Design multiplier, start of the top module:
module multiplier (
    output Ready,
    output Valid,
    output [31:0] R,
    input [15:0] X,
    input [15:0] Y,
    input Clk,
    input Rst
);
Size in the first run: about 1,600 cells after synthesis, ~38 flip-flops, roughly 11,000 um^2 of cells after synthesis.
export LEC_CHECK = 0
export ABC_AREA = 0
export CAP_MARGIN = 30
export CELL_PAD_IN_SITES_DETAIL_PLACEMENT = 0
export CELL_PAD_IN_SITES_GLOBAL_PLACEMENT = 1
export CORE_MARGIN = 4
export CORE_UTILIZATION = 17
export CTS_CLUSTER_DIAMETER = 196
export GPL_ROUTABILITY_DRIVEN = 1
export GPL_TIMING_DRIVEN = 0
export HOLD_SLACK_MARGIN = 0.09
export MAX_ROUTING_LAYER = met4
export PLACE_DENSITY_LB_ADDON = 0.1
export SETUP_SLACK_MARGIN = 2.99
export SLEW_MARGIN = 35
export TNS_END_PERCENT = 45
create_clock -name core_clock -period 15.0 [get_ports {Clk}]
run.sh (not shown) runs the stock make flow with config.mk's settings and CLKGATE_MAP_FILE=.
The starting point produced a clean layout.
==> next run, changes <==
Settings changed: CAP_MARGIN 30 to 35, CELL_PAD_IN_SITES_GLOBAL_PLACEMENT 1 to not set, CORE_ASPECT_RATIO set to 0.5, CORE_MARGIN 4 to 10, CORE_UTILIZATION 17 to 50, CTS_CLUSTER_DIAMETER 196 to 260, CTS_CLUSTER_SIZE set to 98, GPL_ROUTABILITY_DRIVEN 1 to 0, GPL_TIMING_DRIVEN 0 to not set, HOLD_SLACK_MARGIN 0.09 to 0.28, PLACE_DENSITY_LB_ADDON 0.1 to 0.3, SETUP_SLACK_MARGIN 2.99 to not set, SLEW_MARGIN 35 to 5, TNS_END_PERCENT 45 to 5.
Effect:
- The changed run finished clean
- wire length drops by 43%
- worst hold slack improves by 12 ps
- sequential share of layout area climbs by 1.0 points
- cell area drops by 16%
- final cell count drops by 27%
- worst setup slack degrades by 650 ps

* * *

Setup of 11-04:
multiplier again, from the RTL that the note above started with.
export LEC_CHECK = 0
export ABC_AREA = 1
export CAP_MARGIN = 20
export CORE_ASPECT_RATIO = 0.5
export CORE_MARGIN = 2
export CORE_UTILIZATION = 72
export CTS_CLUSTER_DIAMETER = 288
export CTS_CLUSTER_SIZE = 99
export PLACE_DENSITY = 0.36
export SLEW_MARGIN = 20
export TNS_END_PERCENT = 10
create_clock -name core_clock -period 4.9 [get_ports {Clk}]
11-04 did not make it past clock tree synthesis, where a tool error ended it.
For 03-19, these inputs were changed with respect to 11-04:
Settings: PLACE_DENSITY: 0.36 -> unset; CORE_ASPECT_RATIO: 0.5 -> unset; CTS_CLUSTER_DIAMETER: 288 -> unset; CORE_UTILIZATION: 72 -> 31; TNS_END_PERCENT: 10 -> unset; CTS_CLUSTER_SIZE: 99 -> unset; ABC_AREA: 1 -> unset; the clock period (ns, I/O delays scaled along): 4.9 -> 12.7.
--- outcome ---
03-19 reached the final stage; the timing, design-rule and antenna checks on its layout passed.
Number of placement rows grows by more than 100% when moving from 11-04 to 03-19.
Taking 11-04 as 1.0, 03-19 lands at 1.20 on post-synthesis instance area.
Changes observed in 03-19 relative to 11-04: synthesis area per yosys increased by 20% relative to the old numbers; floorplan die height increased by 130% relative to the old numbers; synthesized cell count increased by about 17% relative to the old numbers.
Compared with 11-04, 03-19 shows a number of library cell types mapped by synthesis that is 23 higher.

* * *

Setup of P:
multiplier again, from the RTL that the note above started with.
clock: 15.0 ns
lec_check: 0
abc_area: 0
cap_margin: 20
cell_pad_in_sites_detail_placement: 0
core_margin: 2
core_utilization: 72
cts_cluster_diameter: 359
cts_cluster_size: 59
gpl_routability_driven: 0
hold_slack_margin: -0.1
max_routing_layer: met4
place_density_lb_addon: 0.0
setup_slack_margin: 2.7
slew_margin: 30
tns_end_percent: 85
The flow ended early for P: it failed with a tool error in global routing.
Setup changes, P to Q
Settings: CORE_UTILIZATION now 66, was 72; CTS_CLUSTER_DIAMETER now 119, was 359; SETUP_SLACK_MARGIN now 2.99, was 2.7.
Results
Both conditions hold for Q: the flow ran to the end and the final layout passed the timing, design-rule and antenna checks. From P to Q, maximum number of buffers from clock root to sink did not move at all. Compared with P, in Q post-cts resize count went down, chip area line of the yosys report did not really move, cell count after placement went up, die height went up, post-CTS setup buffer count went down. Q: fraction of the core area occupied by cells at floorplan 6.1 points below P. Q vs P: number of standard-cell rows in the floorplan up by a few percent. P has lower placement-stage cell area than Q.
## Diff of input files: R against Q
Settings: CORE_UTILIZATION now 72, was 66; SETUP_SLACK_MARGIN now 2.71, was 2.99; CAP_MARGIN now 0, was 20.
==> comparison <==
Of Q and R, only Q finishes the flow clean.
Status(R) = ERROR, stage = global routing
Relative to Q, the area of placed instances of R is lower by about 0.4%.
Comparing post-cts gate resize count for R and Q, the smaller number came from Q.
Measured against each other, R and Q differ in total half-perimeter wirelength after legalization and detailed placement, the lower figure coming from R.
Q -> R: placement row count decreased by a few percent
Here is what was changed in the inputs of S compared with R.
Settings: ABC_AREA removed (was 0); HOLD_SLACK_MARGIN removed (was -0.1); CORE_UTILIZATION changed from 72 to 57; PLACE_DENSITY_LB_ADDON removed (was 0.0); TNS_END_PERCENT removed (was 85); CTS_CLUSTER_DIAMETER removed (was 119); SLEW_MARGIN changed from 30 to 20; MAX_ROUTING_LAYER removed (was met4); GPL_ROUTABILITY_DRIVEN removed (was 0); CELL_PAD_IN_SITES_DETAIL_PLACEMENT removed (was 0); CAP_MARGIN changed from 0 to 20; CTS_CLUSTER_SIZE removed (was 59); SETUP_SLACK_MARGIN removed (was 2.71); the clock period (ns, I/O delays scaled along) changed from 15.0 to 7.03.
Results
Final checks on S, whose flow otherwise completed, came back failing, citing negative setup slack.
Delta (S minus R): die height has increased; core area rose by about 27%; post-detailed-placement cell area rose by about 19%; cell row count higher; yosys stat chip area about even.
The number of gates resized after cts number comes out higher for R vs S.
Compared R against S; async set-or-reset flop fraction in the synthesized netlist within noise.
For T, these inputs were changed with respect to S:
Settings: SETUP_SLACK_MARGIN: unset -> -0.67; CORE_UTILIZATION: 57 -> 65; TNS_END_PERCENT: unset -> 40; the clock period (ns, I/O delays scaled along): 7.03 -> 11.1.
## What came out
In T the implementation ran to completion but is not tape-out ready, as the final checks report negative setup slack.
Of T and S, T shows the higher worst setup slack, with S below it.
Lower non-clock buffer count goes to T over S.
Measured against T, the sequential group power of S comes out at 1.6 times the reference value.
Between S and T, the flow reports power spent charging and discharging nets decreasing by more than a quarter.
Diff S -> T: finished layout cell area dropped 4.7%; largest net degree at the start of global routing climbed about 80%.
Per the comparison of T with S, via count down 240, die footprint down 12%, combinational share of power down 2.4 points.
Power is estimated from default activity; no workload was simulated.
